Setup of job 7613:
// mult32x32
module mult32x32 (
    input logic clk,             
    input logic reset,           
    input logic start,           
    input logic [31:0] a,        
    input logic [31:0] b,        
    output logic busy,           
    output logic [63:0] product  
);
==> flow/config.mk <==
export PLATFORM = sky130hd
export DESIGN_NAME = mult32x32
export DESIGN_NICKNAME = mult32x32
export VERILOG_FILES = /design/flow/design.v
export SDC_FILE = /design/flow/constraint.sdc
export NUM_CORES = 4
export LEC_CHECK = 0
export ABC_AREA = 1
export CAP_MARGIN = 0
export CORE_ASPECT_RATIO = 1.08
export CORE_MARGIN = 2
export CORE_UTILIZATION = 55
export CTS_CLUSTER_DIAMETER = 206
export CTS_CLUSTER_SIZE = 99
export GPL_TIMING_DRIVEN = 0
export PLACE_DENSITY = 0.74
export SETUP_SLACK_MARGIN = -0.67
export SLEW_MARGIN = 20
export TNS_END_PERCENT = 5
==> flow/constraint.sdc <==
create_clock -name core_clock -period 6.76 [get_ports {clk}]
set_input_delay 1.3520 -clock core_clock [delete_from_list [all_inputs] [get_ports {clk}]]
set_output_delay 1.3520 -clock core_clock [all_outputs]
set_load 0.01 [all_outputs]
run.sh (not shown) runs the stock make flow with config.mk's settings and CLKGATE_MAP_FILE=.
What the final checks of job 7613 revealed, after a flow that finished every stage, was a layout that fails on setup timing.
Changes in job 9577 relative to job 7613:
- changing ABC_AREA from 1 to 0
- changing GPL_TIMING_DRIVEN from 0 to 1
- removing CTS_CLUSTER_DIAMETER (formerly 206)
- removing SETUP_SLACK_MARGIN (formerly -0.67)
- changing CAP_MARGIN from 0 to 25
- changing CTS_CLUSTER_SIZE from 99 to 27
- changing CORE_UTILIZATION from 55 to 48
### Flow results
- As for a clean layout from job 9577 and job 7613, there is none.
- Job 7613 finished every stage; the final checks, however, were not passed, the failures being setup timing.
- Although job 9577 finished all stages, its layout failed final checks on setup timing.
- Job 9577 vs job 7613 — die height rose 1.3%.
- Detailed-route wire length delta (job 9577 − job 7613): favourable
- From job 7613 to job 9577 the numbers moved as follows: final number of max-transition violations was more or less identical, cell area went up by about 4%, detailed-route via count went down by 9.6%.
- Looking only at area share of xor/xnor cells in the synthesized design, and setting everything else aside, the lower value of job 9577 and job 7613 goes to job 7613.
- Relative to job 7613, post-route core utilization has gone up in job 9577.
- Between job 7613 and job 9577, the flow reports total of fill cells in the finished design decreasing by a little under 10%.
- From job 9577 to job 7613, first-pass detailed-route iteration total did not move at all.
Input-level comparison between job 8086 and job 9577:
- PLACE_DENSITY removed (was 0.74)
- TNS_END_PERCENT changed from 5 to 70
- CTS_CLUSTER_SIZE changed from 27 to 46
- CORE_UTILIZATION changed from 48 to 72
- CTS_CLUSTER_DIAMETER newly set to 290
## What came out
Job 8086 did not run to completion, as it errored out during detailed placement. From job 9577 to job 8086, post-synth area from yosys stat did not move at all. Cell area after synthesis came out exactly the same in job 8086 and job 9577. The run showing the greater overall chip area is job 9577. Synthesized netlist cell count: job 9577 vs job 8086 identical. Comparing share of the core filled by cells before placement for job 8086 and job 9577, the bigger number came from job 8086. Looking at standard-cell row count, job 8086 sits 19% below job 9577. Higher final RePlAce weighted congestion was reported by job 8086, not job 9577. Between job 8086 and job 9577, the floorplan core area is higher for job 9577.
> inputs changed (job 8086 -> job 9823)
- CORE_UTILIZATION now 62, was 72
- ABC_AREA no longer set, was 0
- GPL_TIMING_DRIVEN no longer set, was 1
- CORE_ASPECT_RATIO no longer set, was 1.08
- CAP_MARGIN now 20, was 25
- TNS_END_PERCENT no longer set, was 70
- CTS_CLUSTER_DIAMETER no longer set, was 290
- CTS_CLUSTER_SIZE no longer set, was 46
- the clock period (ns, I/O delays scaled along) now 5.3, was 6.76
Findings:
What ended job 8086 was a tool error in detailed placement; the run never finished.
Job 9823: DPL-0038 in clock tree synthesis -> run aborted
From job 8086 to job 9823, number of instances in the synthesized netlist did not move at all.
Summary of job 9823 over job 8086: die width went up, core outline area increased by 2300 µm² relative to the old numbers.
